==> flow/design.v <==
module mult32x32_fast_arith (
    input logic clk,              
    input logic reset,            
    input logic [31:0] a,         
    input logic [31:0] b,         
    input logic [1:0] a_sel,      
    input logic b_sel,            
    input logic [2:0] shift_sel,  
    input logic upd_prod,         
    input logic clr_prod,         
    output logic a_msb_is_0,      
    output logic b_msw_is_0,      
    output logic [63:0] product   
);
    logic [7:0] a_out;
    logic [15:0] b_out;
    logic [24:0] multi_out;
    logic [63:0] shift_out;
    logic [63:0] adder_out;
    logic [63:0] ff_out;
    assign a_msb_is_0 = ~|a[31:24];  
    assign b_msw_is_0 = ~|b[31:16];  
    always_comb begin
        case (a_sel)
            2'd0: a_out = a[7:0];
            2'd1: a_out = a[15:8];
            2'd2: a_out = a[23:16];
            2'd3: a_out = a[31:24];
            default: a_out = 8'd0;
        endcase
    end
    always_comb begin
        case (b_sel)
            1'b0: b_out = b[15:0];
            1'b1: b_out = b[31:16];
            default: b_out = 16'd0;
        endcase
    end
    always_comb begin
        multi_out = b_out * a_out;
    end
    always_comb begin
        case (shift_sel)
            3'd0: shift_out = multi_out << 0;
            3'd1: shift_out = multi_out << 8;
            3'd2: shift_out = multi_out << 16;
            3'd3: shift_out = multi_out << 24;
            3'd4: shift_out = multi_out << 32;
            3'd5: shift_out = multi_out << 40;
            default: shift_out = 64'd0;
        endcase
    end
    always_comb begin
        adder_out = shift_out + ff_out;
    end
    always_ff @(posedge clk or posedge reset) begin
        if (reset) begin
            ff_out <= '0;
        end else begin
            if (clr_prod) begin
                ff_out <= '0;
            end else if (upd_prod) begin
                ff_out <= adder_out;
            end 
        end 
    end
   assign product = ff_out;
endmodule
module mult32x32_fast_fsm (
    input logic clk,               
    input logic reset,             
    input logic start,             
    input logic a_msb_is_0,        
    input logic b_msw_is_0,        
    output logic busy,             
    output logic [1:0] a_sel,      
    output logic b_sel,            
    output logic [2:0] shift_sel,  
    output logic upd_prod,         
    output logic clr_prod          
);
    typedef enum {
        idle_st,
        a0_b0_st,
        a1_b0_st,
        a2_b0_st,
        a3_b0_st,
        a0_b1_st,
        a1_b1_st,
        a2_b1_st,
        a3_b1_st
      } sm_type;
    sm_type current_state;
    sm_type next_state;
    always_ff @(posedge clk, posedge reset) begin
        if (reset == 1'b1) begin
            current_state <= idle_st;
        end
        else begin
            current_state <= next_state;
        end
    end
    always_comb begin
        next_state = current_state;
        busy = 1'b1;
        a_sel = 2'b00;
        b_sel = 1'b0;
        shift_sel = 3'b000;  
        upd_prod = 1'b1;
        clr_prod = 1'b0;
        case (current_state)
            idle_st: begin
                busy = 1'b0;
                if (start == 1'b1) begin
                    next_state = a0_b0_st;
                    upd_prod = 1'b0;
                    clr_prod = 1'b1;
                end
                else begin
                    upd_prod = 1'b0;
                    clr_prod = 1'b0;
                end
            end
            a0_b0_st: begin
                next_state = a1_b0_st;
                shift_sel = 3'b000;  
            end
            a1_b0_st: begin
                next_state = a2_b0_st;
                a_sel = 2'b01;
                shift_sel = 3'b001;  
            end
            a2_b0_st: begin
                a_sel = 2'b10;
                shift_sel = 3'b010;  
                if (a_msb_is_0 == 1'b1) begin
                    if (b_msw_is_0 == 1'b1) begin
                        next_state = idle_st;
                    end
                    else begin
                        next_state = a0_b1_st;
                    end
                end
                else begin
                    next_state = a3_b0_st;
                end
            end
            a3_b0_st: begin
                a_sel = 2'b11;
                shift_sel = 3'b011;  
                if (b_msw_is_0 == 1'b1) begin
                    next_state = idle_st;
                end
                else begin
                    next_state = a0_b1_st;
                end
            end
            a0_b1_st: begin
                next_state = a1_b1_st;
                a_sel = 2'b00;
                b_sel = 1'b1;
                shift_sel = 3'b010;  
            end
            a1_b1_st: begin
                next_state = a2_b1_st;
                a_sel = 2'b01;
                b_sel = 1'b1;
                shift_sel = 3'b011;  
            end
            a2_b1_st: begin
                a_sel = 2'b10;
                b_sel = 1'b1;
                shift_sel = 3'b100;  
                if (a_msb_is_0 == 1'b1) begin
                    next_state = idle_st;
                end
                else begin
                    next_state = a3_b1_st;
                end
            end
            a3_b1_st: begin
                a_sel = 2'b11;
                b_sel = 1'b1;
                shift_sel = 3'b101;  
                busy = 1'b1;
                if (start == 0) begin
                    next_state = idle_st;
                end
                else begin
                    next_state = a0_b0_st;
                    upd_prod = 1'b0;
                    clr_prod = 1'b1;
                end
            end
        endcase
    end
endmodule
module mult32x32_fast (
    input logic clk,             
    input logic reset,           
    input logic start,           
    input logic [31:0] a,        
    input logic [31:0] b,        
    output logic busy,           
    output logic [63:0] product  
);
    logic [1:0] a_sel;
    logic b_sel;
    logic [2:0] shift_sel;
    logic upd_prod;
    logic clr_prod;
    logic a_msb_is_0;
    logic b_msw_is_0;
    mult32x32_fast_fsm f_fsm_m(
        .clk(clk),
        .reset(reset),
        .start(start),
        .busy(busy),
        .a_sel(a_sel),
        .b_sel(b_sel),
        .shift_sel(shift_sel),
        .upd_prod(upd_prod),
        .clr_prod(clr_prod),
        .a_msb_is_0(a_msb_is_0),
        .b_msw_is_0(b_msw_is_0)
    );
    mult32x32_fast_arith f_arith_m(
        .clk(clk),
        .reset(reset),
        .a(a),
        .b(b),
        .a_sel(a_sel),
        .b_sel(b_sel),
        .shift_sel(shift_sel),
        .upd_prod(upd_prod),
        .clr_prod(clr_prod),
        .a_msb_is_0(a_msb_is_0),
        .b_msw_is_0(b_msw_is_0),
        .product(product)
    );
endmodule
make LEC_CHECK=0 CAP_MARGIN=40 CORE_MARGIN=10 CORE_UTILIZATION=21 HOLD_SLACK_MARGIN=0.22 SETUP_SLACK_MARGIN=-0.94 SLEW_MARGIN=20 finish   # period 9.5 ns
run.sh (not shown) runs the stock make flow with config.mk's settings and CLKGATE_MAP_FILE=.
The first run completed and failed the layout checks on setup timing.
Then changed:
CAP_MARGIN = 20   (was 40)
CORE_MARGIN = 2   (was 10)
CORE_UTILIZATION = 20   (was 21)
HOLD_SLACK_MARGIN = default   (was 0.22)
SETUP_SLACK_MARGIN = default   (was -0.94)
clock period = 12.2 ns   (was 9.5 ns; I/O delays follow)
Outcome:
- The new run finished with timing, DRC and antenna clean
- die size decreases by 7.9%
- non-clock buffer count decreases by 294
- hold slack is worse by 28 ps
- cell area decreases by 14%
- wire length decreases by 6.3%
- global-route usage increases by 0.29 points
- first-iteration DRC count increases by 26%
- count of clock-buffer cells in the layout increases by 4
Then changed:
CORE_UTILIZATION = 57   (was 20)
clock period = 5.18 ns   (was 12.2 ns; I/O delays follow)
Outcome: Now the flow died in global routing (5_1_grt). Synthesized area is unchanged. Synthesized cell count is unchanged. Die size fell by well over a third.
Then changed:
CORE_UTILIZATION = 40   (was 57)
clock period = 9.5 ns   (was 5.18 ns; I/O delays follow)
=>
- This time the run ran to the end with no violations
- die size came out higher by 41%
- synthesized area stays the same
- synthesized cell count is unchanged
